$ cat design.v
module mux #(parameter ADDR_WIDTH = 16) (
    output reg  [ADDR_WIDTH -1 :0] out,
    input  wire [ADDR_WIDTH -1 :0] a,
    input  wire [ADDR_WIDTH -1 :0] b,
    input  wire                    sel
);
always @(*) begin
    if (sel) begin
        out = a;
    end
    else begin
        out = b;
    end
end
endmodule
module demux #(parameter ADDR_WIDTH = 16) (
    output reg  [ADDR_WIDTH -1 :0] out1,
    output reg  [ADDR_WIDTH -1 :0] out2,
    input  wire [ADDR_WIDTH -1 :0] in,
    input  wire                    sel
);
always @(*) begin
    out1 = 'd0;
    out2 = 'd0;
    if (sel) begin
        out1 = in;
    end
    else begin
        out2 = in;
    end
end
endmodule
module RoundSaturate #(parameter    IN_WORD_LENGTH    = 9,  IN_INT_LENGTH    = 0, IN_FLOAT_LENGTH    = 8, 
                                    OUT_WORD_LENGTH   = 8, OUT_INT_LENGTH   = 0, OUT_FLOAT_LENGTH   = 7) (
    output reg  signed [OUT_WORD_LENGTH-1:0] i_round_saturated,
    output reg  signed [OUT_WORD_LENGTH-1:0] q_round_saturated,
    input  wire signed [IN_WORD_LENGTH -1:0] i_in,
    input  wire signed [IN_WORD_LENGTH -1:0] q_in
);
wire round_half_up_i;
wire round_half_up_q;
reg saturate_i;
reg saturate_q;
generate
    if (OUT_INT_LENGTH) begin
        assign round_half_up_i    = i_in[IN_FLOAT_LENGTH - OUT_FLOAT_LENGTH -1] && (~i_in[IN_FLOAT_LENGTH + OUT_INT_LENGTH -1 : IN_FLOAT_LENGTH - OUT_FLOAT_LENGTH ]);
        assign round_half_up_q    = q_in[IN_FLOAT_LENGTH - OUT_FLOAT_LENGTH -1] && (~q_in[IN_FLOAT_LENGTH + OUT_INT_LENGTH -1 : IN_FLOAT_LENGTH - OUT_FLOAT_LENGTH ]);
    end
    else begin
        assign round_half_up_i    = i_in[IN_FLOAT_LENGTH - OUT_FLOAT_LENGTH -1] && (~i_in[IN_FLOAT_LENGTH -1 : IN_FLOAT_LENGTH - OUT_FLOAT_LENGTH]); 
        assign round_half_up_q    = q_in[IN_FLOAT_LENGTH - OUT_FLOAT_LENGTH -1] && (~q_in[IN_FLOAT_LENGTH -1 : IN_FLOAT_LENGTH - OUT_FLOAT_LENGTH]);
    end
endgenerate
generate
        if (IN_INT_LENGTH>0 && OUT_INT_LENGTH >0) begin
            always @(*) begin                   
                i_round_saturated = round_half_up_i + {i_in[IN_WORD_LENGTH -1] ,    i_in[IN_FLOAT_LENGTH + OUT_INT_LENGTH -1 : IN_FLOAT_LENGTH ] ,   i_in[ IN_FLOAT_LENGTH -1 : IN_FLOAT_LENGTH - OUT_FLOAT_LENGTH ]};
                q_round_saturated = round_half_up_q + {q_in[IN_WORD_LENGTH -1] ,    q_in[IN_FLOAT_LENGTH + OUT_INT_LENGTH -1 : IN_FLOAT_LENGTH ] ,   q_in[ IN_FLOAT_LENGTH -1 : IN_FLOAT_LENGTH - OUT_FLOAT_LENGTH ]};
                if (i_in[IN_WORD_LENGTH -1]) begin
                    if (!(i_in[IN_FLOAT_LENGTH + IN_INT_LENGTH -1 : IN_FLOAT_LENGTH] == 'd0 || i_in[IN_INT_LENGTH  + IN_FLOAT_LENGTH -1 : IN_FLOAT_LENGTH + OUT_INT_LENGTH] == { ( IN_INT_LENGTH - OUT_INT_LENGTH ) {1'b1} }  )) begin
                        i_round_saturated = {i_in[IN_WORD_LENGTH -1] , { (OUT_WORD_LENGTH -1) {1'b0}} } ;
                    end
                end
                else begin
                    if (i_in[IN_INT_LENGTH  + IN_FLOAT_LENGTH -1 : IN_FLOAT_LENGTH + OUT_INT_LENGTH] ) begin
                       i_round_saturated [OUT_WORD_LENGTH -2:0] = { (OUT_WORD_LENGTH -1) {1'b1}} ;
                    end
                end
                if (q_in[IN_WORD_LENGTH -1]) begin
                    if ((!(q_in[IN_FLOAT_LENGTH + IN_INT_LENGTH -1 : IN_FLOAT_LENGTH] == 'd0 || q_in[IN_INT_LENGTH  + IN_FLOAT_LENGTH -1 : IN_FLOAT_LENGTH + OUT_INT_LENGTH] == { ( IN_INT_LENGTH - OUT_INT_LENGTH ) {1'b1} }  ))) begin
                        q_round_saturated = {q_in[IN_WORD_LENGTH -1] , { (OUT_WORD_LENGTH -1) {1'b0}} } ;
                    end
                end
                else begin
                    if (q_in[IN_INT_LENGTH + IN_FLOAT_LENGTH -1 : IN_FLOAT_LENGTH + OUT_INT_LENGTH]) begin
                       q_round_saturated [OUT_WORD_LENGTH -2:0] = { (OUT_WORD_LENGTH -1) {1'b1}};
                    end
                end 
                if (i_in == { (IN_WORD_LENGTH -1) {1'b1}}) begin
                    i_round_saturated = { (OUT_WORD_LENGTH -1) {1'b0}} ;
                end
                if (q_in == { (IN_WORD_LENGTH -1) {1'b1}}) begin
                    q_round_saturated = { (OUT_WORD_LENGTH -1) {1'b0}};
                end
            end
        end
        else if ((IN_INT_LENGTH>0) && (OUT_INT_LENGTH == 0)) begin
            always @(*) begin
                i_round_saturated = round_half_up_i + {i_in[IN_WORD_LENGTH -1] ,   i_in[ IN_FLOAT_LENGTH -1 : IN_FLOAT_LENGTH - OUT_FLOAT_LENGTH ]};
                q_round_saturated = round_half_up_q + {q_in[IN_WORD_LENGTH -1] ,   q_in[ IN_FLOAT_LENGTH -1 : IN_FLOAT_LENGTH - OUT_FLOAT_LENGTH ]};
                if (i_in[IN_WORD_LENGTH -1]) begin
                    if (!(&i_in[IN_FLOAT_LENGTH + IN_INT_LENGTH -1 : IN_FLOAT_LENGTH])) begin
                        i_round_saturated = {i_in[IN_WORD_LENGTH -1] , { (OUT_WORD_LENGTH -1) {1'b0}} };
                    end
                    if (&i_in[IN_FLOAT_LENGTH + IN_INT_LENGTH -1 : IN_FLOAT_LENGTH - OUT_FLOAT_LENGTH -1]) begin
                        i_round_saturated = { (OUT_WORD_LENGTH -1) {1'b0}};
                    end
                end
                else begin
                    if (i_in[IN_INT_LENGTH  + IN_FLOAT_LENGTH -1 : IN_FLOAT_LENGTH ]) begin
                       i_round_saturated [OUT_WORD_LENGTH -2:0] = { (OUT_WORD_LENGTH -1) {1'b1}}; 
                    end
                    if (&i_in[IN_FLOAT_LENGTH + IN_INT_LENGTH -1 : IN_FLOAT_LENGTH - OUT_FLOAT_LENGTH]) begin
                        i_round_saturated = { (OUT_WORD_LENGTH -1) {1'b1}};
                    end
                end
                if (q_in[IN_WORD_LENGTH -1]) begin
                    if (!(&q_in[IN_FLOAT_LENGTH + IN_INT_LENGTH -1 : IN_FLOAT_LENGTH])) begin
                        q_round_saturated = {q_in[IN_WORD_LENGTH -1] , { (OUT_WORD_LENGTH -1) {1'b0}} };
                    end
                    if (&q_in[IN_FLOAT_LENGTH + IN_INT_LENGTH -1 : IN_FLOAT_LENGTH - OUT_FLOAT_LENGTH -1]) begin
                        q_round_saturated = {(OUT_WORD_LENGTH -1){1'b0}};
                    end
                end
                else begin
                    if (q_in[IN_INT_LENGTH + IN_FLOAT_LENGTH -1 : IN_FLOAT_LENGTH]) begin
                       q_round_saturated [OUT_WORD_LENGTH -2:0] = { (OUT_WORD_LENGTH -1) {1'b1}};
                    end
                    if (&q_in[IN_FLOAT_LENGTH + IN_INT_LENGTH -1 : IN_FLOAT_LENGTH - OUT_FLOAT_LENGTH]) begin
                        q_round_saturated = {(OUT_WORD_LENGTH -1){1'b1}};
                    end
                end  
            end
        end
        else begin
            always @(*) begin
                i_round_saturated =   round_half_up_i +  {i_in[IN_WORD_LENGTH -1] ,i_in[ IN_FLOAT_LENGTH -1 : IN_FLOAT_LENGTH - OUT_FLOAT_LENGTH ]};
                q_round_saturated =   round_half_up_q +  {q_in[IN_WORD_LENGTH -1] ,q_in[ IN_FLOAT_LENGTH -1 : IN_FLOAT_LENGTH - OUT_FLOAT_LENGTH ]};
                if (&i_in[1+ IN_FLOAT_LENGTH -1 : IN_FLOAT_LENGTH - OUT_FLOAT_LENGTH -1]) begin
                    i_round_saturated = { (OUT_WORD_LENGTH -1) {1'b0}};
                end
                if (&q_in[1+ IN_FLOAT_LENGTH -1 : IN_FLOAT_LENGTH - OUT_FLOAT_LENGTH -1]) begin
                    q_round_saturated = { (OUT_WORD_LENGTH -1) {1'b0}};
                end
            end
        end
endgenerate
endmodule
module cmplx_mul #(parameter    IN1_WORD_LENGTH = 16, IN1_INT_LENGTH = 0, IN1_FLOAT_LENGTH = 15,         
                                IN2_WORD_LENGTH = 5,  IN2_INT_LENGTH = 0, IN2_FLOAT_LENGTH = 4,         
                                OUT_WORD_LENGTH = 12, OUT_INT_LENGTH = 0, OUT_FLOAT_LENGTH = 11 ) (     
    output wire signed [OUT_WORD_LENGTH-1:0]    out_i,
    output wire signed [OUT_WORD_LENGTH-1:0]    out_q,
    input  wire signed [IN1_WORD_LENGTH-1:0]    in1_i,
    input  wire signed [IN1_WORD_LENGTH-1:0]    in1_q,
    input  wire signed [IN2_WORD_LENGTH-1:0]    in2_i,
    input  wire signed [IN2_WORD_LENGTH-1:0]    in2_q
);
reg signed [1 + IN1_INT_LENGTH + IN2_INT_LENGTH + 2 + IN1_FLOAT_LENGTH + IN2_FLOAT_LENGTH -1:0] mul_i;
reg signed [1 + IN1_INT_LENGTH + IN2_INT_LENGTH + 2 + IN1_FLOAT_LENGTH + IN2_FLOAT_LENGTH -1:0] mul_q;
reg signed [IN2_WORD_LENGTH-1 +1 :0]    temp1;  
reg signed [IN1_WORD_LENGTH-1 +1 :0]    temp2;  
reg signed [IN1_WORD_LENGTH-1 +1 :0]    temp3;  
reg signed [1 + IN1_INT_LENGTH + IN2_INT_LENGTH + 1 + IN1_FLOAT_LENGTH + IN2_FLOAT_LENGTH -1:0]    temp11;  
reg signed [1 + IN1_INT_LENGTH + IN2_INT_LENGTH + 1 + IN1_FLOAT_LENGTH + IN2_FLOAT_LENGTH -1:0]    temp22; 
reg signed [1 + IN1_INT_LENGTH + IN2_INT_LENGTH + 1 + IN1_FLOAT_LENGTH + IN2_FLOAT_LENGTH -1:0]    temp33; 
always @(*) begin
        temp1 = in2_i + in2_q;
        temp2 = in1_i + in1_q;
        temp3 = in1_q - in1_i;
        temp11 = temp1 * in1_i;
        temp22 = temp2 * in2_q;
        temp33 = temp3 * in2_i;
        mul_i = temp11 - temp22;
        mul_q = temp11 + temp33;
end
RoundSaturate #(    .IN_WORD_LENGTH(1 + IN1_INT_LENGTH + IN2_INT_LENGTH + 2 + IN1_FLOAT_LENGTH + IN2_FLOAT_LENGTH) ,
                    .IN_INT_LENGTH(IN1_INT_LENGTH + IN2_INT_LENGTH + 2),
                    .IN_FLOAT_LENGTH(IN1_FLOAT_LENGTH + IN2_FLOAT_LENGTH),
                    .OUT_WORD_LENGTH(OUT_WORD_LENGTH), 
                    .OUT_INT_LENGTH(OUT_INT_LENGTH), 
                    .OUT_FLOAT_LENGTH(OUT_FLOAT_LENGTH) ) U0_RoundSaturate (
    .i_in(mul_i),
    .q_in(mul_q),
    .i_round_saturated(out_i),
    .q_round_saturated(out_q)
);
endmodule
module radix2 #(parameter   SAMPLE_WORD_LENGTH  = 8, SAMPLE_INT_LENGTH  = 0, SAMPLE_FLOAT_LENGTH  = 7, 
                            TWIDDLE_WORD_LENGTH = 8, TWIDDLE_INT_LENGTH = 0, TWIDDLE_FLOAT_LENGTH = 7) (
    output reg  signed [SAMPLE_WORD_LENGTH -1 :0] out1_i_reg,
    output reg  signed [SAMPLE_WORD_LENGTH -1 :0] out1_q_reg,
    output reg  signed [SAMPLE_WORD_LENGTH -1 :0] out2_i_reg,
    output reg  signed [SAMPLE_WORD_LENGTH -1 :0] out2_q_reg,
    input  wire signed [SAMPLE_WORD_LENGTH -1 :0] in1_i,
    input  wire signed [SAMPLE_WORD_LENGTH -1 :0] in1_q,
    input  wire signed [SAMPLE_WORD_LENGTH -1 :0] in2_i,
    input  wire signed [SAMPLE_WORD_LENGTH -1 :0] in2_q,
    input  wire signed [TWIDDLE_WORD_LENGTH-1 :0] twiddle1_i,
    input  wire signed [TWIDDLE_WORD_LENGTH-1 :0] twiddle1_q,
    input  wire signed [TWIDDLE_WORD_LENGTH-1 :0] twiddle2_i,
    input  wire signed [TWIDDLE_WORD_LENGTH-1 :0] twiddle2_q,
    input  wire                                   ff_en,
    input  wire                                   rst,
    input  wire                                   clk
);
reg  signed [SAMPLE_WORD_LENGTH+1 -1 :0] adder_i_out1,adder_q_out1,adder_i_out2,adder_q_out2;
wire signed [SAMPLE_WORD_LENGTH   -1 :0] out1_i,out1_q,out2_i,out2_q;
always @(posedge clk or negedge rst) begin
    if (!rst) begin
        out1_i_reg <= 'd0;
        out1_q_reg <= 'd0;
        out2_i_reg <= 'd0;
        out2_q_reg <= 'd0;
    end
    else begin
        if (ff_en) begin
            out1_i_reg <= out1_i;
            out1_q_reg <= out1_q;
            out2_i_reg <= out2_i;
            out2_q_reg <= out2_q;
        end
    end
end
always @(*) begin
    adder_i_out1  = in1_i + in2_i;
    adder_q_out1  = in1_q + in2_q;
    adder_i_out2  = in1_i - in2_i;
    adder_q_out2  = in1_q - in2_q;
end
cmplx_mul #(    .IN1_WORD_LENGTH(SAMPLE_WORD_LENGTH+1) , .IN1_INT_LENGTH(SAMPLE_INT_LENGTH+1) , .IN1_FLOAT_LENGTH(SAMPLE_FLOAT_LENGTH ) ,
                .IN2_WORD_LENGTH(TWIDDLE_WORD_LENGTH ) , .IN2_INT_LENGTH(TWIDDLE_INT_LENGTH ) , .IN2_FLOAT_LENGTH(TWIDDLE_FLOAT_LENGTH) ,
                .OUT_WORD_LENGTH(SAMPLE_WORD_LENGTH  ) , .OUT_INT_LENGTH(SAMPLE_INT_LENGTH  ) , .OUT_FLOAT_LENGTH(SAMPLE_FLOAT_LENGTH ) ) 
U1 (
    .out_i (out1_i),
    .out_q (out1_q),
    .in1_i (adder_i_out1),
    .in1_q (adder_q_out1),
    .in2_i (twiddle1_i),
    .in2_q (twiddle1_q)
);
cmplx_mul #(    .IN1_WORD_LENGTH(SAMPLE_WORD_LENGTH+1) , .IN1_INT_LENGTH(SAMPLE_INT_LENGTH+1) , .IN1_FLOAT_LENGTH(SAMPLE_FLOAT_LENGTH ) ,
                .IN2_WORD_LENGTH(TWIDDLE_WORD_LENGTH ) , .IN2_INT_LENGTH(TWIDDLE_INT_LENGTH ) , .IN2_FLOAT_LENGTH(TWIDDLE_FLOAT_LENGTH) ,
                .OUT_WORD_LENGTH(SAMPLE_WORD_LENGTH  ) , .OUT_INT_LENGTH(SAMPLE_INT_LENGTH  ) , .OUT_FLOAT_LENGTH(SAMPLE_FLOAT_LENGTH ) ) 
U2 (                    
    .out_i (out2_i),
    .out_q (out2_q),
    .in1_i (adder_i_out2),
    .in1_q (adder_q_out2),
    .in2_i (twiddle2_i),
    .in2_q (twiddle2_q)
);
endmodule
module fifo #(parameter WORD_LENGTH  = 8, FIFO_DEPTH = 8) (
    output reg  signed [WORD_LENGTH         -1 : 0] data_out,
    output wire                                     empty,
    output wire                                     full,
    output wire        [$clog2(FIFO_DEPTH)  -1 : 0] r_ptr_reg,
    output wire        [$clog2(FIFO_DEPTH)  -1 : 0] w_ptr_reg,
    input  wire signed [WORD_LENGTH         -1 : 0] data_in,
    input  wire                                     w_en,
    input  wire                                     r_en,
    input  wire                                     fft_done,
    input  wire                                     rst,
    input  wire                                     clk
);
localparam PTR_WIDTH = $clog2(FIFO_DEPTH)+1;
reg signed  [WORD_LENGTH -1 : 0] fifo [FIFO_DEPTH -1 : 0];
reg         [PTR_WIDTH   -1 : 0] w_ptr,w_ptr_temp;
reg         [PTR_WIDTH   -1 : 0] r_ptr,r_ptr_temp;
wire                             write;
wire                             read;
always @(posedge clk or negedge rst) begin
    if (!rst) begin
        data_out  <= 'd0;
        w_ptr_temp <= 'd0;
        r_ptr_temp <= 'd0;
    end
    else begin
        w_ptr_temp <= w_ptr;
        r_ptr_temp <= r_ptr;
        if (write) begin
            fifo[w_ptr_temp[PTR_WIDTH-2:0]] <= data_in;
        end
        if (read) begin
            data_out <= fifo[r_ptr_temp[PTR_WIDTH-2:0]];
        end
    end
end
always @(*) begin
    w_ptr = w_ptr_temp;
    r_ptr = r_ptr_temp;
    if (write) begin
        w_ptr = w_ptr_temp + 1'b1;
    end
    if (fft_done) begin
        r_ptr = 'd0;
    end else if (read) begin
        r_ptr = r_ptr_temp + 1'b1;
    end
end
assign full  = (w_ptr_temp[PTR_WIDTH-2:0] == r_ptr_temp[PTR_WIDTH-2:0]) &&  (w_ptr_temp[PTR_WIDTH-1] ^ r_ptr_temp[PTR_WIDTH-1]);
assign empty = (r_ptr_temp == w_ptr_temp);
assign write = w_en && !full;
assign read  = r_en && !empty;
assign w_ptr_reg = w_ptr_temp[$clog2(FIFO_DEPTH)-1 : 0];
assign r_ptr_reg = r_ptr_temp[$clog2(FIFO_DEPTH)-1 : 0];
endmodule
module twiddles #(parameter TWIDDLE_WORD_LENGTH = 8, TWIDDLE_INT_LENGTH = 0, TWIDDLE_FLOAT_LENGTH = 7) (
    output reg  signed  [TWIDDLE_WORD_LENGTH -1 : 0] twiddle_i_reg,
    output reg  signed  [TWIDDLE_WORD_LENGTH -1 : 0] twiddle_q_reg,
    input  wire         [3                   -1 : 0] address,
    input  wire         clk,
    input  wire         rst
);
reg signed [TWIDDLE_WORD_LENGTH -1 : 0] twiddle_i;
reg signed [TWIDDLE_WORD_LENGTH -1 : 0] twiddle_q;
always @(posedge clk or negedge rst) begin
    if (!rst) begin
        twiddle_i_reg <= 'd0;
        twiddle_q_reg <= 'd0;
    end
    else begin
        twiddle_i_reg <= twiddle_i;
        twiddle_q_reg <= twiddle_q;
    end
end
always @(*) begin
    case (address)
        'd0 :   begin 
                    twiddle_i = 8'b01111111; 
                    twiddle_q = 8'b00000000; 
                end
        'd1 :   begin
                    twiddle_i = 8'b01110110;  
                    twiddle_q = 8'b11001111;  
                end
        'd2 :   begin
                    twiddle_i = 8'b01011011;
                    twiddle_q = 8'b10100101;
                end 
        'd3 :   begin
                    twiddle_i = 8'b00110001;  
                    twiddle_q = 8'b10001010;  
                end
        'd4 :   begin
                    twiddle_i = 8'b00000000; 
                    twiddle_q = 8'b10000000; 
                end 
        'd5 :   begin
                    twiddle_i = 8'b11001111; 
                    twiddle_q = 8'b10001010; 
                end 
        'd6 :   begin
                    twiddle_i = 8'b10100101; 
                    twiddle_q = 8'b10100101; 
                end 
        'd7 :   begin
                    twiddle_i = 8'b10001010; 
                    twiddle_q = 8'b11001111; 
                end   
    endcase
end
endmodule
module ctrl #( parameter FIFO_DEPTH = 8) (
    output reg   [3                  -1:0]  twiddle_addr,
    output reg   [5                  -1:0]  counter_r,
    output reg                              fifo1_w_en,
    output reg                              fifo2_w_en,
    output reg                              twiddle_sel,
    output reg                              fifo1_r_en,
    output reg                              fifo2_r_en,
    output wire                             stage_num,
    output wire                             fft_done,
    output wire                             stage4,
    output wire                             idle,
    input  wire  [$clog2(FIFO_DEPTH)  -1:0] r_ptr1,
    input  wire  [$clog2(FIFO_DEPTH)  -1:0] r_ptr2,
    input  wire  [$clog2(FIFO_DEPTH)  -1:0] w_ptr1,
    input  wire  [$clog2(FIFO_DEPTH)  -1:0] w_ptr2,
    input  wire                             fft_strt,
    input  wire                             fifo1_full,
    input  wire                             fifo2_full,
    input  wire                             fifo1_empty,
    input  wire                             fifo2_empty,
    input  wire                             rst,
    input  wire                             clk
);
reg [3 -1 : 0] current_state,next_state;
reg [5 -1 : 0] counter;
reg [2 -1 : 0] stg2_counter,stg2_counter_r;
reg stage1_done, stage2_done, stage3_done, stage4_done ;
localparam  IDLE   = 3'b000,
            STAGE1 = 3'b001,
            STAGE2 = 3'b010,
            STAGE3 = 3'b011,
            STAGE4 = 3'b100;
always @(posedge clk or negedge rst) begin
    if (!rst) begin
        current_state  <= 'd0;
        counter_r      <= 'd0;
        stg2_counter_r <= 'd0;
    end
    else begin
        current_state  <= next_state;
        counter_r      <= counter;
        stg2_counter_r <= stg2_counter;
    end
end
always @(*) begin
    case (current_state)
        IDLE :      begin
                        if (fft_strt) begin
                            next_state = STAGE1;
                            counter = counter_r + 'd1;
                        end
                        else begin
                            next_state = IDLE;
                            counter    = 'd0;
                        end
                        stg2_counter   =  'd0;
                        twiddle_sel    = 1'b1;
                        twiddle_addr   =  'd0;
                        fifo1_w_en     =  'd0;
                        fifo2_w_en     =  'd0;
                        fifo1_r_en     =  'd0;
                        fifo2_r_en     =  'd0;
                        stage1_done    = 1'b0;
                        stage2_done    = 1'b0;
                        stage3_done    = 1'b0;
                        stage4_done    = 1'b0;
                    end
        STAGE1:     begin
                        stage1_done  = (w_ptr2 == 'd8);
                        stage2_done  = 1'b0;
                        stage3_done  = 1'b0;
                        stage4_done  = 1'b0;
                        twiddle_sel  = 1'b0;
                        stg2_counter =  'd0;
                        if (stage1_done) begin
                            next_state = STAGE2;
                            counter    = 'd31;
                        end
                        else begin
                            next_state = STAGE1;
                            counter    = counter_r + 1'b1;
                        end
                        if (counter_r[1:0] == 'd2) begin
                            twiddle_addr = 'd4;
                        end
                        else begin
                            twiddle_addr = 'd0;
                        end
                        fifo1_w_en  =  counter_r[1] && (w_ptr1 != 'd8);
                        fifo2_w_en  = ~counter_r[1] && (counter_r != 'd1);
                        fifo1_r_en  =  'd0;
                        fifo2_r_en  =  'd0; 
                    end
        STAGE2:     begin
                        stage1_done = 1'b0;
                        stage2_done = (r_ptr2 == 'd9) ;
                        stage3_done = 1'b0;
                        stage4_done = 1'b0;
                        if (stage2_done) begin
                            next_state = STAGE3;
                            counter    = 'd0;
                            stg2_counter = 'd0;
                        end
                        else begin
                            next_state = STAGE2;
                            counter    = counter_r + 1'b1;
                            if (stg2_counter_r < 'd3) begin  
                                stg2_counter = stg2_counter_r + 1'b1;
                            end
                            else begin
                                stg2_counter = stg2_counter_r;
                            end
                        end
                        case (counter_r[2:0])
                            'd3:  twiddle_addr = 'd0;
                            'd4:  twiddle_addr = 'd4;
                            'd5:  twiddle_addr = 'd2;
                            'd6:  twiddle_addr = 'd6; 
                            default: twiddle_addr = 'd0;
                        endcase
                        if (counter_r[2:0] > 'd5 ) begin
                            twiddle_sel  = ~counter_r[0];
                        end
                        else begin
                            twiddle_sel  = !(|counter_r[2:0]);
                        end
                        fifo1_w_en   = (counter_r[2:0] > 'd1) && (counter_r[2:0] < 'd6); 
                        fifo2_w_en   = ((counter_r[2:0] > 'd5) || (counter_r[2:0] < 'd2)) && (stg2_counter_r > 'd2);  
                        fifo1_r_en   =  counter_r[0];
                        fifo2_r_en   = ~counter_r[0];
                    end
        STAGE3:     begin
                        stage1_done  = 1'b0;
                        stage2_done  = 1'b0;
                        stage3_done  = (w_ptr2 == 'd7);
                        stage4_done  = 1'b0;
                        if (stage3_done) begin
                            next_state = STAGE4;
                            counter = 'd0;
                        end
                        else begin
                            next_state = STAGE3;
                            counter = counter_r + 'd1;
                        end
                        case (counter_r)
                            'd06:    twiddle_addr = 'd4;
                            'd07:    twiddle_addr = 'd2;
                            'd08:    twiddle_addr = 'd6;
                            'd09:    twiddle_addr = 'd1;
                            'd10:    twiddle_addr = 'd5;
                            'd11:    twiddle_addr = 'd3;
                            'd12:    twiddle_addr = 'd7;
                            default: twiddle_addr = 'd0;
                        endcase
                        stg2_counter =  'd0;
                        if (counter_r > 'd5) begin
                            twiddle_sel  = ~counter_r[0];
                        end 
                        else begin
                            twiddle_sel  = !(|counter_r);
                        end
                        fifo1_w_en   =  (counter_r < 'd8); 
                        fifo2_w_en   =  (counter_r > 'd7) && (counter_r < 'd16);
                        fifo1_r_en   =  counter_r[0];
                        fifo2_r_en   = ~counter_r[0];
                    end
        STAGE4:     begin
                        stage1_done  = 1'b0;
                        stage2_done  = 1'b0;
                        stage3_done  = 1'b0;
                        stage4_done  = (w_ptr2 == 'd0);
                        if (stage4_done) begin
                            next_state  = IDLE;
                            counter     = 'd0;
                        end
                        else begin
                            next_state  = STAGE4;
                            counter     = counter_r + 'd1;
                        end
                        twiddle_addr = 'd0;
                        twiddle_sel  = 'd0;
                        stg2_counter = 'd0;
                        fifo1_w_en   =  (counter_r < 'd8); 
                        fifo2_w_en   =  (counter_r > 'd7) && (counter_r < 'd16);
                        fifo1_r_en   =  counter_r[0];
                        fifo2_r_en   = ~counter_r[0];
                    end
        default:    begin
                        stage1_done  = 1'b0;
                        stage2_done  = 1'b0;
                        stage3_done  = 1'b0;
                        stage4_done  = 1'b0;
                        next_state   = IDLE;
                        counter      = 'd0;
                        twiddle_addr = 'd0;
                        twiddle_sel  = 'd0;
                        stg2_counter = 'd0;
                        fifo1_w_en   = 1'b0; 
                        fifo2_w_en   = 1'b0;
                        fifo1_r_en   = 1'b0;
                        fifo2_r_en   = 1'b0;
        end
    endcase
end
assign stage_num = (current_state[1] | current_state[2]);  
assign fft_done  = stage4_done;
assign stage4    = (current_state == STAGE4);
assign idle      = (current_state == IDLE);
endmodule
module fft #(parameter SAMPLE_WORD_LENGTH  = 8, SAMPLE_INT_LENGTH  = 0, SAMPLE_FLOAT_LENGTH  = 7, FIFO_DEPTH = 16) (
    output wire signed [SAMPLE_WORD_LENGTH -1 : 0]  fifo1_dout_i,
    output wire signed [SAMPLE_WORD_LENGTH -1 : 0]  fifo1_dout_q,
    output wire signed [SAMPLE_WORD_LENGTH -1 : 0]  fifo2_dout_i,
    output wire signed [SAMPLE_WORD_LENGTH -1 : 0]  fifo2_dout_q,
    input  wire signed [SAMPLE_WORD_LENGTH -1 : 0]  din_i,
    input  wire signed [SAMPLE_WORD_LENGTH -1 : 0]  din_q,
    input  wire                                     strt_pulse,
    input  wire                                     valid_in,
    input  wire                                     rst,
    input  wire                                     clk,
    output wire                                     idle,
    output wire                                     res_valid,
    output wire signed [SAMPLE_WORD_LENGTH -1 : 0]  res_i,
    output wire signed [SAMPLE_WORD_LENGTH -1 : 0]  res_q
);
localparam  TWIDDLE_WORD_LENGTH  = 8, 
            TWIDDLE_INT_LENGTH   = 0, 
            TWIDDLE_FLOAT_LENGTH = 7,
            PTR_WIDTH            = $clog2(FIFO_DEPTH);
wire in_sel;
wire signed [SAMPLE_WORD_LENGTH -1 :0] out1_i_reg;
wire signed [SAMPLE_WORD_LENGTH -1 :0] out1_q_reg;
wire signed [SAMPLE_WORD_LENGTH -1 :0] out2_i_reg;
wire signed [SAMPLE_WORD_LENGTH -1 :0] out2_q_reg;
wire signed [SAMPLE_WORD_LENGTH -1 :0] in1_i;
wire signed [SAMPLE_WORD_LENGTH -1 :0] in1_q;
wire signed [SAMPLE_WORD_LENGTH -1 :0] in2_i;
wire signed [SAMPLE_WORD_LENGTH -1 :0] in2_q;
wire signed [SAMPLE_WORD_LENGTH -1 :0] fifo1_din_i;
wire signed [SAMPLE_WORD_LENGTH -1 :0] fifo1_din_q;
wire signed [SAMPLE_WORD_LENGTH -1 :0] fifo2_din_i;
wire signed [SAMPLE_WORD_LENGTH -1 :0] fifo2_din_q;
reg  signed [SAMPLE_WORD_LENGTH -1 :0] din_i_r;
reg  signed [SAMPLE_WORD_LENGTH -1 :0] din_q_r;
wire signed [TWIDDLE_WORD_LENGTH-1 :0] twiddle1_i;
wire signed [TWIDDLE_WORD_LENGTH-1 :0] twiddle1_q;
wire signed [TWIDDLE_WORD_LENGTH-1 :0] twiddle2_i;
wire signed [TWIDDLE_WORD_LENGTH-1 :0] twiddle2_q;
wire signed [SAMPLE_WORD_LENGTH -1 :0] in_i,in_fb_i;
wire signed [SAMPLE_WORD_LENGTH -1 :0] in_q,in_fb_q;
reg valid_in_r,valid_in_r_r,valid_in_r_r_r,strt_pulse_r;
wire [5                  -1 : 0] counter;
wire [SAMPLE_WORD_LENGTH -1 : 0] temp_i, temp_q;
wire [PTR_WIDTH          -1 : 0] r_ptr1,r_ptr2,w_ptr1,w_ptr2;
mux #(.ADDR_WIDTH(SAMPLE_WORD_LENGTH)) mux_U3 (
    .out(in_fb_i),
    .a  (fifo2_dout_i),
    .b  (fifo1_dout_i),
    .sel(counter[0])
);
mux #(.ADDR_WIDTH(SAMPLE_WORD_LENGTH)) mux_U4 (
    .out(in_fb_q),
    .a  (fifo2_dout_q),
    .b  (fifo1_dout_q),
    .sel(counter[0])
);
wire stage_num;
mux #(.ADDR_WIDTH(SAMPLE_WORD_LENGTH)) mux_U5 (
    .out(in_i),
    .a  (in_fb_i),
    .b  (din_i_r),
    .sel(stage_num)
);
mux #(.ADDR_WIDTH(SAMPLE_WORD_LENGTH)) mux_U6 (
    .out(in_q),
    .a  (in_fb_q),
    .b  (din_q_r),
    .sel(stage_num)
);
demux #(.ADDR_WIDTH(SAMPLE_WORD_LENGTH)) demux_U0 (
    .out1(in2_i ),
    .out2(in1_i ),
    .in  (in_i ),
    .sel (counter[0])
);
demux #(.ADDR_WIDTH(SAMPLE_WORD_LENGTH)) demux_U1 (
    .out1(in2_q ),
    .out2(in1_q ),
    .in  (in_q  ),
    .sel (counter[0])
);
reg signed [TWIDDLE_WORD_LENGTH -1 : 0] twiddle1_i_r,twiddle1_q_r;
reg signed [SAMPLE_WORD_LENGTH  -1 : 0] in1_i_r,in1_q_r;
radix2 #(   .SAMPLE_WORD_LENGTH (SAMPLE_WORD_LENGTH), .SAMPLE_INT_LENGTH (SAMPLE_INT_LENGTH), .SAMPLE_FLOAT_LENGTH (SAMPLE_FLOAT_LENGTH),
            .TWIDDLE_WORD_LENGTH(TWIDDLE_WORD_LENGTH), .TWIDDLE_INT_LENGTH(TWIDDLE_INT_LENGTH), .TWIDDLE_FLOAT_LENGTH(TWIDDLE_FLOAT_LENGTH)) radix2_U0 (
    .out1_i_reg(out1_i_reg),
    .out1_q_reg(out1_q_reg),
    .out2_i_reg(out2_i_reg),
    .out2_q_reg(out2_q_reg),
    .in1_i     (in1_i_r),
    .in1_q     (in1_q_r),
    .in2_i     (in2_i),
    .in2_q     (in2_q),
    .twiddle1_i(twiddle1_i_r),
    .twiddle1_q(twiddle1_q_r),
    .twiddle2_i(twiddle2_i),
    .twiddle2_q(twiddle2_q),
    .ff_en     (counter[0]),
    .rst       (rst),
    .clk       (clk)
);
mux #(.ADDR_WIDTH(SAMPLE_WORD_LENGTH)) mux_U0 (
    .out(temp_i),
    .a  (out2_i_reg),
    .b  (out1_i_reg),
    .sel(counter[0])
);
mux #(.ADDR_WIDTH(SAMPLE_WORD_LENGTH)) mux_U1 (
    .out(temp_q),
    .a  (out2_q_reg ),
    .b  (out1_q_reg ),
    .sel(counter[0])
);
wire [SAMPLE_WORD_LENGTH*2 -1 : 0] fifo1_dout,fifo2_dout;
wire fifo1_full,fifo2_full,fifo1_w_en,fifo2_w_en,fifo1_r_en,fifo2_r_en,fifo1_empty,fifo2_empty;
demux #(.ADDR_WIDTH(SAMPLE_WORD_LENGTH)) demux_U2 (
    .out1(fifo1_din_i),
    .out2(fifo2_din_i),
    .in  (temp_i ),
    .sel (fifo1_w_en)
);
demux #(.ADDR_WIDTH(SAMPLE_WORD_LENGTH)) demux_U3 (
    .out1(fifo1_din_q),
    .out2(fifo2_din_q),
    .in  (temp_q ),
    .sel (fifo1_w_en)
);
wire fft_done;
fifo #(.WORD_LENGTH(2 * SAMPLE_WORD_LENGTH), .FIFO_DEPTH(FIFO_DEPTH)) fifo_U0 (
    .data_out  (fifo1_dout),
    .empty     (fifo1_empty),
    .full      (fifo1_full),
    .r_ptr_reg (r_ptr1),
    .w_ptr_reg (w_ptr1),
    .data_in   ({fifo1_din_i,fifo1_din_q}),
    .w_en      (fifo1_w_en && valid_in_r_r_r),
    .r_en      (fifo1_r_en),
    .fft_done  (fft_done),
    .rst       (rst),
    .clk       (clk)
); 
fifo #(.WORD_LENGTH(2 * SAMPLE_WORD_LENGTH), .FIFO_DEPTH(FIFO_DEPTH)) fifo_U1 (
    .data_out  (fifo2_dout),
    .empty     (fifo2_empty),
    .full      (fifo2_full),
    .r_ptr_reg (r_ptr2),
    .w_ptr_reg (w_ptr2),
    .data_in   ({fifo2_din_i,fifo2_din_q}),
    .w_en      (fifo2_w_en && valid_in_r_r_r),
    .r_en      (fifo2_r_en),
    .fft_done  (fft_done),
    .rst       (rst),
    .clk       (clk)
);
wire [TWIDDLE_WORD_LENGTH -1 : 0] twiddle_i_reg,twiddle_q_reg;
wire [3                   -1 : 0] address;
twiddles #(.TWIDDLE_WORD_LENGTH(TWIDDLE_WORD_LENGTH), .TWIDDLE_INT_LENGTH(TWIDDLE_INT_LENGTH), .TWIDDLE_FLOAT_LENGTH(TWIDDLE_FLOAT_LENGTH) ) twiddles_U0 (
    .twiddle_i_reg (twiddle_i_reg),
    .twiddle_q_reg (twiddle_q_reg),
    .address       (address),
    .clk           (clk),
    .rst           (rst)
);
wire            twiddle_sel;
wire            stage4;
ctrl #(.FIFO_DEPTH (FIFO_DEPTH)) ctrl_U0 (
    .twiddle_addr  (address),
    .counter_r     (counter),
    .fifo1_w_en    (fifo1_w_en),
    .fifo2_w_en    (fifo2_w_en),
    .r_ptr1        (r_ptr1),
    .r_ptr2        (r_ptr2),
    .w_ptr1        (w_ptr1),
    .w_ptr2        (w_ptr2),
    .twiddle_sel   (twiddle_sel),
    .fifo1_r_en    (fifo1_r_en),
    .fifo2_r_en    (fifo2_r_en),
    .stage_num     (stage_num),
    .stage4        (stage4),
    .idle          (idle),
    .fft_done      (fft_done),
    .fft_strt   (strt_pulse_r),
    .fifo1_full    (fifo1_full),
    .fifo2_full    (fifo2_full),
    .fifo1_empty   (fifo1_empty),
    .fifo2_empty   (fifo2_empty),
    .rst           (rst),
    .clk           (clk)
);
demux #(.ADDR_WIDTH(TWIDDLE_WORD_LENGTH)) demux_U4 (
    .out1(twiddle1_i ),
    .out2(twiddle2_i ),
    .in  (twiddle_i_reg),
    .sel (twiddle_sel)
);
demux #(.ADDR_WIDTH(TWIDDLE_WORD_LENGTH)) demux_U5 (
    .out1(twiddle1_q ),
    .out2(twiddle2_q ),
    .in  (twiddle_q_reg),
    .sel (twiddle_sel)
);
always @(posedge clk or negedge rst) begin
    if (!rst) begin
        twiddle1_i_r    <= 'd0;
        twiddle1_q_r    <= 'd0;
        in1_i_r         <= 'd0;
        in1_q_r         <= 'd0;
        din_i_r         <= 'd0;
        din_q_r         <= 'd0;
        valid_in_r      <= 'd0;
        valid_in_r_r    <= 'd0;
        valid_in_r_r_r  <= 'd0;
        strt_pulse_r    <= 'd0;
    end
    else begin
        if (twiddle_sel) begin
            twiddle1_i_r <= twiddle1_i;
            twiddle1_q_r <= twiddle1_q;
        end
        in1_i_r        <= in1_i;
        in1_q_r        <= in1_q;
        din_i_r        <= din_i;
        din_q_r        <= din_q;
        valid_in_r     <= valid_in;
        valid_in_r_r   <= valid_in_r;
        valid_in_r_r_r <= valid_in_r_r;
        strt_pulse_r   <= strt_pulse;
    end
end
assign fifo1_dout_i = $signed(fifo1_dout[2*SAMPLE_WORD_LENGTH -1 : SAMPLE_WORD_LENGTH]);
assign fifo1_dout_q = $signed(fifo1_dout[  SAMPLE_WORD_LENGTH -1 : 0                 ]);
assign fifo2_dout_i = $signed(fifo2_dout[2*SAMPLE_WORD_LENGTH -1 : SAMPLE_WORD_LENGTH]);
assign fifo2_dout_q = $signed(fifo2_dout[  SAMPLE_WORD_LENGTH -1 : 0                 ]);
assign res_valid = stage4 && valid_in_r_r_r && ((fifo1_w_en && !fifo1_full) || (fifo2_w_en && !fifo2_full));
assign res_i     = temp_i;
assign res_q     = temp_q;
endmodule
module fft16 (
    input  wire              clk,
    input  wire              rst_n,
    input  wire              start,
    input  wire signed [8:0] din_i,
    input  wire signed [8:0] din_q,
    output wire              ready,
    output wire              dout_valid,
    output wire signed [8:0] dout_i,
    output wire signed [8:0] dout_q
);
wire signed [8:0] fifo1_dout_i, fifo1_dout_q, fifo2_dout_i, fifo2_dout_q;
fft #(.SAMPLE_WORD_LENGTH(9), .SAMPLE_INT_LENGTH(0), .SAMPLE_FLOAT_LENGTH(8), .FIFO_DEPTH(16)) u_fft (
    .fifo1_dout_i (fifo1_dout_i),
    .fifo1_dout_q (fifo1_dout_q),
    .fifo2_dout_i (fifo2_dout_i),
    .fifo2_dout_q (fifo2_dout_q),
    .din_i        (din_i),
    .din_q        (din_q),
    .strt_pulse   (start),
    .valid_in     (1'b1),
    .rst          (rst_n),
    .clk          (clk),
    .idle         (ready),
    .res_valid    (dout_valid),
    .res_i        (dout_i),
    .res_q        (dout_q)
);
endmodule
$ cat run.sh
#!/bin/bash
# the make line also repeats each setting of config.mk as NAME=value (left out here)
make -C /OpenROAD-flow-scripts/flow DESIGN_CONFIG=/design/flow/config.mk WORK_HOME=/design/flow/orfs CLKGATE_MAP_FILE= finish
$ cat config.mk
export PLATFORM = sky130hd
export DESIGN_NAME = fft16
export DESIGN_NICKNAME = fft16
export VERILOG_FILES = /design/flow/design.v
export SDC_FILE = /design/flow/constraint.sdc
export NUM_CORES = 4
export LEC_CHECK = 0
export CAP_MARGIN = 20
export CORE_MARGIN = 2
export CORE_UTILIZATION = 40
export SLEW_MARGIN = 20
$ cat constraint.sdc
create_clock -name core_clock -period 17.3 [get_ports {clk}]
set_input_delay 3.4600 -clock core_clock [delete_from_list [all_inputs] [get_ports {clk}]]
set_output_delay 3.4600 -clock core_clock [all_outputs]
set_load 0.01 [all_outputs]
==> reports/summary.json, run 1 <==
{
  "gp_congestion": {"value": 0.902},
  "synth_compound_gate_area_share": {"value": 0.115},
  "route.detailed.wl_per_inst": {"value": 22.5, "unit": "um"},
  "finalClockSkew": {"value": 0.0582, "unit": "ns"},
  "synth.logic.top_family": {"value": "adder cells"},
  "critical_path_endpoint": {"value": "u_fft.radix2_U0.out1_q_reg[7]"},
  "later_pin_clock_latency_in_the_skew_report": {"value": 0.69, "unit": "ns"},
  "cts-root-buf": {"value": "sky130_fd_sc_hd__clkbuf_16"},
  "final.min_clock_period": {"value": 12.54, "unit": "ns"},
  "setup_repair_after_global_routing_missed_its_margin": {"value": "false"},
  "fp.dieH": {"value": 368, "unit": "um"},
  "place_hpwl": {"value": 110, "unit": "mm"},
  "synth.cells.most_frequent": {"value": "sky130_fd_sc_hd__inv_1, sky130_fd_sc_hd__edfxtp_1, sky130_fd_sc_hd__fa_1, sky130_fd_sc_hd__ha_1, sky130_fd_sc_hd__nand2_1"},
  "crit_cells": {"value": 46},
  "critical_path_arrival": {"value": 13.07, "unit": "ns"},
  "setup_tns": {"value": 0, "unit": "ns"},
  "post_cts_resized": {"value": 0},
  "post_synth_tally_of_flip_flops_with_integrated_enable": {"value": 576},
  "num-nets-final": {"value": 5706},
  "cts_hold_buf": {"value": 0},
  "coreArea": {"value": 131000, "unit": "sq um"},
  "tritoncts": {"value": "done"},
  "cp_slowest_cell": {"value": "sky130_fd_sc_hd__o311ai_0"},
  "mux_share": {"value": 0.00771},
  "final-max-slew-violation-count": {"value": 0},
  "r2r.worst_path.cells": {"value": 46},
  "netlist.top_cell.by_instances": {"value": "sky130_fd_sc_hd__inv_1"},
  "vias_in_the_first_global_route": {"value": 36443},
  "areaGrowthSynthToFinish": {"value": 10.6, "unit": "%"},
  "outcome": {"value": "finished clean"},
  "detail_route.wirelength": {"value": 151, "unit": "mm"},
  "sequential_cell_area_fraction_in_the_yosys_report": {"value": 0.406},
  "remaining_max_slew_budget_at_the_tightest_pin": {"value": 0.261},
  "yosys-stat-cells": {"value": 4821},
  "drt_via_density": {"value": 5.44},
  "min_delay_path_depth": {"value": 0},
  "drt_drc_violations_left": {"value": 0},
  "start_kind": {"value": "flop"},
  "floorplan_core_density": {"value": 0.403},
  "critical_path.top_delay_family": {"value": "adder cells"},
  "post-cts-setup-buffer-count": {"value": 0},
  "syn-instance-count": {"value": 4821},
  "chip_area": {"value": 135000, "unit": "sq um"},
  "async_reset_ff_frac": {"value": 0.226},
  "post_synth_xor_area_fraction": {"value": 0.0491},
  "syn_area": {"value": 52900, "unit": "sq um"},
  "type_of_destination_of_the_critical_path": {"value": "flop"},
  "synth_adder_area_share": {"value": 0.249},
  "synthSimpleGateAreaFrac": {"value": 0.114},
  "syn_nets": {"value": 5646},
  "cts.sink_count": {"value": 744},
  "yosys_warnings": {"value": 11},
  "max_freq": {"value": 79.8, "unit": "MHz"},
  "pin_count_of_the_biggest_net_entering_global_routing": {"value": 70},
  "max_cap_viol_count": {"value": 0},
  "drtIter0Drc": {"value": 3402},
  "yosys_most_used_dff": {"value": "sky130_fd_sc_hd__edfxtp_1"},
  "hp-class": {"value": "flop to flop"},
  "cp_max_fo": {"value": 36},
  "netlist.area_leader.share": {"value": 0.327},
  "grt_pass1_wl": {"value": 228, "unit": "mm"},
  "route.vias.total": {"value": 36441},
  "worst_r2r_startpoint": {"value": "u_fft.ctrl_U0.current_state[1]"},
  "path_class": {"value": "flop to flop"},
  "synth.area.top_cells": {"value": "sky130_fd_sc_hd__edfxtp_1, sky130_fd_sc_hd__fa_1, sky130_fd_sc_hd__ha_1"},
  "detailed_router_iteration_count_before_antenna_repair": {"value": 6},
  "final_min_period_over_clock_period": {"value": 0.725},
  "worst_hold_startpoint": {"value": "u_fft.valid_in_r"},
  "rrSetupSlack": {"value": 4.76, "unit": "ns"},
  "antenna_found_initial": {"value": 3},
  "cell_rows": {"value": 133},
  "ant_nets": {"value": 0},
  "critical_path.reg2reg.endpoint": {"value": "u_fft.radix2_U0.out1_q_reg[7]"},
  "num-fill-cells": {"value": 12185},
  "library_cell_occupying_the_most_area_in_the_post_synthesis_netlist": {"value": "sky130_fd_sc_hd__edfxtp_1"},
  "setup_viol": {"value": 0},
  "gr-total-overflow": {"value": 0},
  "ioPinCount": {"value": 41},
  "all_layer_gr_usage": {"value": 0.223},
  "finalCoreUtilization": {"value": 0.445},
  "postSynthAreaPerCell": {"value": 11.0, "unit": "sq um"},
  "clk_pin_slew_worst_paths": {"value": 0.06, "unit": "ns"},
  "max_slew.worst_pin.slew": {"value": 1.11, "unit": "ns"},
  "cp.required": {"value": 17.83, "unit": "ns"},
  "port_buffers": {"value": 40},
  "max_root_sink_buffers": {"value": 3},
  "slowest_delay": {"value": 0.83, "unit": "ns"},
  "timing.hold.worst_endpoint": {"value": "u_fft.valid_in_r_r"},
  "cts_inserted_buffers": {"value": 79},
  "yosysChipArea": {"value": 52900, "unit": "sq um"},
  "ys_types": {"value": 107},
  "ys.flops": {"value": 744},
  "critical_path_buf_inv_count": {"value": 6},
  "critPathLaunch": {"value": "u_fft.ctrl_U0.current_state[1]"},
  "openroad.warnings": {"value": 87},
  "fp.dieW": {"value": 368, "unit": "um"},
  "cts-htree-levels": {"value": 3},
  "finalHoldViolCount": {"value": 0}
}
[per-layer routing]
metal,track usage,vias up,part of all wire
li1,-,16664,-
met1,0.322,18505,0.45
met2,0.355,1146,0.46
met3,0.0339,126,0.068
met4,0.0497,0,0.019
met5,0,-,0
[cell type report]
cell class	instances	area (sq um)	share of cell area
well taps	1755	2200	0.0375
clock inverters	47	513	0.00877
multi-input cells	3264	28600	0.489
inverters	660	2480	0.0424
diodes	3	7.51	0.000128
flip-flops and latches	744	21500	0.368
repair buffers	132	1110	0.0190
clock buffers	96	2090	0.0357
[stage by stage]
stage                     setup slack [ns]  hold WS [ns]  instances  cell area, sq um
final                                 4.76         0.349       6701             58500
after detailed placement              4.86         0.335       6554             55900
after CTS                             4.80         0.349       6697             58500
after floorplan                       6.34         0.331       4821             52900
after global routing                  3.95         0.353       6698             58500
after global placement                4.99         0.332       6553             55800
==> run 2: changes to the inputs <==
Settings changed: CORE_UTILIZATION 40 to 70, CTS_CLUSTER_DIAMETER from default to 378, SETUP_SLACK_MARGIN from default to -0.58.
Clock period 17.3 ns to 5.88 ns, I/O delays scaled along.
==> reports/summary.json, run 2 <==
{
  "postSynthAreaPerCell": {"value": 11.0, "unit": "sq um"},
  "grt_pass1_wl": {"value": 258, "unit": "mm"},
  "tritoncts": {"value": "done"},
  "cts-htree-levels": {"value": 3},
  "cp_slowest_cell": {"value": "sky130_fd_sc_hd__fa_1"},
  "critical_path_endpoint": {"value": "u_fft.radix2_U0.out2_i_reg[6]"},
  "later_pin_clock_latency_in_the_skew_report": {"value": 0.65, "unit": "ns"},
  "clk_pin_slew_worst_paths": {"value": 0.07, "unit": "ns"},
  "placed_area": {"value": 61600, "unit": "sq um"},
  "post_synth_tally_of_flip_flops_with_integrated_enable": {"value": 576},
  "setup_tns": {"value": -135.93, "unit": "ns"},
  "hp-class": {"value": "flop to flop"},
  "finalHoldViolCount": {"value": 0},
  "drt_via_density": {"value": 6.52},
  "final_min_period_over_clock_period": {"value": 1.73},
  "max_cap_viol_count": {"value": 0},
  "critical_path_arrival": {"value": 10.67, "unit": "ns"},
  "syn_area": {"value": 52900, "unit": "sq um"},
  "yosysChipArea": {"value": 52900, "unit": "sq um"},
  "worst_hold_startpoint": {"value": "u_fft.valid_in_r"},
  "cts_inserted_buffers": {"value": 73},
  "cp.required": {"value": 6.38, "unit": "ns"},
  "drtIter0Drc": {"value": 5993},
  "num-nets-final": {"value": 6570},
  "mux_share": {"value": 0.00771},
  "all_layer_gr_usage": {"value": 0.441},
  "remaining_max_slew_budget_at_the_tightest_pin": {"value": 0.171},
  "antenna_found_initial": {"value": 12},
  "coreArea": {"value": 74600, "unit": "sq um"},
  "floorplan_core_density": {"value": 0.709},
  "synth.cells.most_frequent": {"value": "sky130_fd_sc_hd__inv_1, sky130_fd_sc_hd__edfxtp_1, sky130_fd_sc_hd__fa_1, sky130_fd_sc_hd__ha_1, sky130_fd_sc_hd__nand2_1"},
  "place_hpwl": {"value": 118, "unit": "mm"},
  "synth_adder_area_share": {"value": 0.249},
  "multi_input_comb_area": {"value": 30800, "unit": "sq um"},
  "fp.dieW": {"value": 279, "unit": "um"},
  "syn_nets": {"value": 5646},
  "ys.flops": {"value": 744},
  "rrSetupSlack": {"value": -4.29, "unit": "ns"},
  "outcome": {"value": "failed layout checks"},
  "final.min_clock_period": {"value": 10.17, "unit": "ns"},
  "critPathLaunch": {"value": "u_fft.ctrl_U0.current_state[2]"},
  "detailed_router_iteration_count_before_antenna_repair": {"value": 8},
  "ioPinCount": {"value": 41},
  "port_buffers": {"value": 40},
  "path_class": {"value": "flop to flop"},
  "syn-instance-count": {"value": 4821},
  "cp_max_fo": {"value": 8},
  "drt_drc_violations_left": {"value": 0},
  "setup_ws": {"value": -4.29, "unit": "ns"},
  "setup_viol": {"value": 36},
  "crit_cells": {"value": 47},
  "critical_path.reg2reg.endpoint": {"value": "u_fft.radix2_U0.out2_i_reg[6]"},
  "setup_repair_after_global_routing_missed_its_margin": {"value": "true"},
  "place_ws": {"value": -4.09, "unit": "ns"},
  "ant_nets": {"value": 0},
  "route.detailed.wl_per_inst": {"value": 26.2, "unit": "um"},
  "finalClockSkew": {"value": 0.0435, "unit": "ns"},
  "type_of_destination_of_the_critical_path": {"value": "flop"},
  "route.vias.total": {"value": 44246},
  "chip_area": {"value": 77800, "unit": "sq um"},
  "detail_route.wirelength": {"value": 178, "unit": "mm"},
  "cts-root-buf": {"value": "sky130_fd_sc_hd__clkbuf_16"},
  "synth_compound_gate_area_share": {"value": 0.115},
  "worst_r2r_startpoint": {"value": "u_fft.ctrl_U0.current_state[2]"},
  "netlist.area_leader.share": {"value": 0.327},
  "flop_area": {"value": 21500, "unit": "sq um"},
  "max_slew.worst_pin.slew": {"value": 1.24, "unit": "ns"},
  "gr-total-overflow": {"value": 0},
  "yosys_warnings": {"value": 11},
  "max_freq": {"value": 98.3, "unit": "MHz"},
  "ys_types": {"value": 107},
  "r2r.worst_path.cells": {"value": 47},
  "critical_path.top_delay_family": {"value": "adder cells"},
  "gp_congestion": {"value": 1.00},
  "yosys-stat-cells": {"value": 4821},
  "openroad.warnings": {"value": 92},
  "final-max-slew-violation-count": {"value": 0},
  "netlist.top_cell.by_instances": {"value": "sky130_fd_sc_hd__inv_1"},
  "synth.area.top_cells": {"value": "sky130_fd_sc_hd__edfxtp_1, sky130_fd_sc_hd__fa_1, sky130_fd_sc_hd__ha_1"},
  "slowest_delay": {"value": 0.54, "unit": "ns"},
  "post_synth_xor_area_fraction": {"value": 0.0491},
  "synth.logic.top_family": {"value": "adder cells"},
  "areaGrowthSynthToFinish": {"value": 25.2, "unit": "%"},
  "library_cell_occupying_the_most_area_in_the_post_synthesis_netlist": {"value": "sky130_fd_sc_hd__edfxtp_1"},
  "num-fill-cells": {"value": 3297},
  "timing.hold.worst_endpoint": {"value": "u_fft.valid_in_r_r"},
  "fp.dieH": {"value": 279, "unit": "um"},
  "start_kind": {"value": "flop"},
  "sequential_cell_area_fraction_in_the_yosys_report": {"value": 0.406},
  "post_route_cell_area": {"value": 66200, "unit": "sq um"},
  "max_root_sink_buffers": {"value": 3},
  "pin_count_of_the_biggest_net_entering_global_routing": {"value": 75},
  "min_delay_path_depth": {"value": 0},
  "vias_in_the_first_global_route": {"value": 45211},
  "async_reset_ff_frac": {"value": 0.226},
  "cell_rows": {"value": 100},
  "critPathMostFrequentCell": {"value": "sky130_fd_sc_hd__buf_4"},
  "cts.sink_count": {"value": 744},
  "yosys_most_used_dff": {"value": "sky130_fd_sc_hd__edfxtp_1"},
  "critical_path_buf_inv_count": {"value": 10},
  "synthSimpleGateAreaFrac": {"value": 0.114},
  "failed_checks": {"value": "setup timing"}
}
## run 2: timing repair
action / in CTS / in global routing
gates cloned: 1 / 1
setup endpoints to repair: 36 / 36
hold buffers: 0 / 0
gates resized: 126 / 230
buffers inserted: 35 / 40
pin swaps: 73 / 136
## run 2: cell type report
class,instances,share of cell area
diodes,9,0.000340
flip-flops and latches,744,0.325
clock inverters,45,0.00688
well taps,969,0.0183
inverters,660,0.0377
clock buffers,88,0.0287
repair buffers,1002,0.119
multi-input cells,3264,0.465
## run 2: per-stage QoR
| step | std cells | hold WS [ns] | utilization |
|---|---|---|---|
| 2_1_floorplan | 4821 | 0.331 | - |
| 3_3_place_gp | 6573 | 0.334 | 0.826 |
| 3_5_place_dp | 6573 | 0.338 | 0.826 |
| 4_1_cts | 6736 | 0.351 | 0.868 |
| 5_1_grt | 6772 | 0.365 | 0.888 |
| 6_report | 6781 | 0.352 | 0.888 |
## run 2: per-layer routing
metal	vias up	part of all wire	GRT usage	routed length, um
met1	21348	0.34	0.561	60300
li1	18395	-	-	-
met4	14	0.072	0.249	12800
met3	937	0.13	0.101	22500
met5	-	0.00052	0	92
met2	3552	0.46	0.706	81800
==> run 3: changes to the inputs <==
Settings changed: CAP_MARGIN 20 to 15, CELL_PAD_IN_SITES_GLOBAL_PLACEMENT from default to 1, CORE_ASPECT_RATIO from default to 0.92, CORE_UTILIZATION 70 to 37, CTS_CLUSTER_DIAMETER 378 to 225, MAX_ROUTING_LAYER from default to met4, MIN_ROUTING_LAYER from default to met2, SETUP_SLACK_MARGIN -0.58 to default, SLEW_MARGIN 20 to 35, TNS_END_PERCENT from default to 20.
Clock period 5.88 ns to 10.0 ns, I/O delays scaled along.
==> reports/summary.json, run 3 <==
{
  "place_ws": {"value": -0.621, "unit": "ns"},
  "max_freq": {"value": 99.6, "unit": "MHz"},
  "critical_path_endpoint": {"value": "u_fft.radix2_U0.out1_q_reg[7]"},
  "gr-total-overflow": {"value": 0},
  "gp_congestion": {"value": 1.01},
  "cts.sink_count": {"value": 744},
  "library_cell_occupying_the_most_area_in_the_post_synthesis_netlist": {"value": "sky130_fd_sc_hd__edfxtp_1"},
  "detailed_router_iteration_count_before_antenna_repair": {"value": 45},
  "ant_nets": {"value": 0},
  "hp-class": {"value": "flop to flop"},
  "drt_via_density": {"value": 7.02},
  "grt_pass1_wl": {"value": 263, "unit": "mm"},
  "setup_tns": {"value": -0.0411, "unit": "ns"},
  "rrSetupSlack": {"value": -0.04, "unit": "ns"},
  "final.min_clock_period": {"value": 10.04, "unit": "ns"},
  "cts-htree-levels": {"value": 3},
  "max_slew.worst_pin.slew": {"value": 1.01, "unit": "ns"},
  "timing.hold.worst_endpoint": {"value": "u_fft.valid_in_r_r"},
  "clk_pin_slew_worst_paths": {"value": 0.07, "unit": "ns"},
  "cts_inserted_buffers": {"value": 81},
  "final-max-slew-violation-count": {"value": 0},
  "post_synth_xor_area_fraction": {"value": 0.0491},
  "finalClockSkew": {"value": 0.0647, "unit": "ns"},
  "critical_path_arrival": {"value": 10.68, "unit": "ns"},
  "drt_drc_violations_left": {"value": 0},
  "yosys_most_used_dff": {"value": "sky130_fd_sc_hd__edfxtp_1"},
  "openroad.warnings": {"value": 89},
  "num-fill-cells": {"value": 13428},
  "max_root_sink_buffers": {"value": 3},
  "later_pin_clock_latency_in_the_skew_report": {"value": 0.71, "unit": "ns"},
  "wl_met2": {"value": 87.8, "unit": "mm"},
  "port_buffers": {"value": 40},
  "setup_viol": {"value": 1},
  "cts-root-buf": {"value": "sky130_fd_sc_hd__clkbuf_16"},
  "mux_share": {"value": 0.00771},
  "antenna_found_initial": {"value": 1},
  "route.met3.wl": {"value": 80.5, "unit": "mm"},
  "cp.required": {"value": 10.64, "unit": "ns"},
  "placed_area": {"value": 61500, "unit": "sq um"},
  "synth.logic.top_family": {"value": "adder cells"},
  "chip_area": {"value": 146000, "unit": "sq um"},
  "critPathLaunch": {"value": "u_fft.ctrl_U0.current_state[1]"},
  "areaGrowthSynthToFinish": {"value": 26.9, "unit": "%"},
  "all_layer_gr_usage": {"value": 0.380},
  "netlist.area_leader.share": {"value": 0.327},
  "failed_checks": {"value": "setup timing"},
  "pin_count_of_the_biggest_net_entering_global_routing": {"value": 76},
  "cp_max_fo": {"value": 11},
  "post_route_cell_area": {"value": 67100, "unit": "sq um"},
  "netlist.top_cell.by_instances": {"value": "sky130_fd_sc_hd__inv_1"},
  "type_of_destination_of_the_critical_path": {"value": "flop"},
  "min_delay_path_depth": {"value": 0},
  "route.detailed.wl_per_inst": {"value": 23.6, "unit": "um"},
  "tritoncts": {"value": "done"},
  "path_class": {"value": "flop to flop"},
  "postSynthAreaPerCell": {"value": 11.0, "unit": "sq um"},
  "top_signal_layer_used": {"value": "met4"},
  "setup_ws": {"value": -0.0411, "unit": "ns"},
  "setup_repair_after_global_routing_missed_its_margin": {"value": "true"},
  "crit_cells": {"value": 52},
  "synth_compound_gate_area_share": {"value": 0.115},
  "fp.dieW": {"value": 398, "unit": "um"},
  "floorplan_core_density": {"value": 0.371},
  "syn_area": {"value": 52900, "unit": "sq um"},
  "synth.cells.most_frequent": {"value": "sky130_fd_sc_hd__inv_1, sky130_fd_sc_hd__edfxtp_1, sky130_fd_sc_hd__fa_1, sky130_fd_sc_hd__ha_1, sky130_fd_sc_hd__nand2_1"},
  "cp_slowest_cell": {"value": "sky130_fd_sc_hd__or4b_1"},
  "critical_path.top_delay_family": {"value": "adder cells"},
  "ys.flops": {"value": 744},
  "outcome": {"value": "failed layout checks"},
  "ioPinCount": {"value": 41},
  "final_min_period_over_clock_period": {"value": 1.00},
  "cts_hold_buf": {"value": 0},
  "met1_length": {"value": 0, "unit": "um"},
  "critPathMostFrequentCell": {"value": "sky130_fd_sc_hd__ha_4"},
  "yosys-stat-cells": {"value": 4821},
  "detail_route.wirelength": {"value": 180, "unit": "mm"},
  "synth.area.top_cells": {"value": "sky130_fd_sc_hd__edfxtp_1, sky130_fd_sc_hd__fa_1, sky130_fd_sc_hd__ha_1"},
  "start_kind": {"value": "flop"},
  "fp.dieH": {"value": 367, "unit": "um"},
  "cell_rows": {"value": 133},
  "post_synth_tally_of_flip_flops_with_integrated_enable": {"value": 576},
  "synth_adder_area_share": {"value": 0.249},
  "finalHoldViolCount": {"value": 0},
  "yosysChipArea": {"value": 52900, "unit": "sq um"},
  "num-nets-final": {"value": 6477},
  "sequential_cell_area_fraction_in_the_yosys_report": {"value": 0.406},
  "coreArea": {"value": 142000, "unit": "sq um"},
  "worst_hold_startpoint": {"value": "u_fft.valid_in_r"},
  "synthSimpleGateAreaFrac": {"value": 0.114},
  "critical_path_buf_inv_count": {"value": 13},
  "slowest_delay": {"value": 0.55, "unit": "ns"},
  "syn_nets": {"value": 5646},
  "drtIter0Drc": {"value": 8713},
  "remaining_max_slew_budget_at_the_tightest_pin": {"value": 0.324},
  "ys_types": {"value": 107},
  "r2r.worst_path.cells": {"value": 52},
  "worst_r2r_startpoint": {"value": "u_fft.ctrl_U0.current_state[1]"},
  "yosys_warnings": {"value": 11},
  "syn-instance-count": {"value": 4821},
  "route.vias.total": {"value": 53523},
  "max_cap_viol_count": {"value": 0},
  "vias_in_the_first_global_route": {"value": 60367},
  "async_reset_ff_frac": {"value": 0.226},
  "place_hpwl": {"value": 126, "unit": "mm"},
  "critical_path.reg2reg.endpoint": {"value": "u_fft.radix2_U0.out1_q_reg[7]"}
}
run 3: through the flow:
step                hold WS (ns)  utilization  instances
detailed placement         0.339        0.432       7381
finish                     0.350        0.471       7620
global route               0.369        0.471       7611
floorplan                  0.331            -       4821
CTS                        0.352        0.455       7551
global placement           0.336        0.431       7380
run 3: timing repair:
item,in CTS,in global routing
endpoints found under the setup margin,30,36
cloned,0,0
gates resized,100,343
buffers inserted,23,48
pin swaps,72,156
run 3: per-layer routing:
layer,GRT usage,up-vias
met2,0.413,14996
li1,-,18121
met1,-,19213
met3,0.538,1193
met5,-,-
met4,0.0490,0
run 3: final cells by class:
cell class	instances	area, sq um	share of cell area
Clock buffer	98	2110	0.0315
Clock inverter	49	564	0.00841
Sequential cell	744	21500	0.320
Inverter	660	2490	0.0370
Tap cell	1890	2360	0.0352
Antenna cell	14	35.0	0.000522
Timing Repair Buffer	901	7230	0.108
Multi-Input combinational cell	3264	30800	0.459
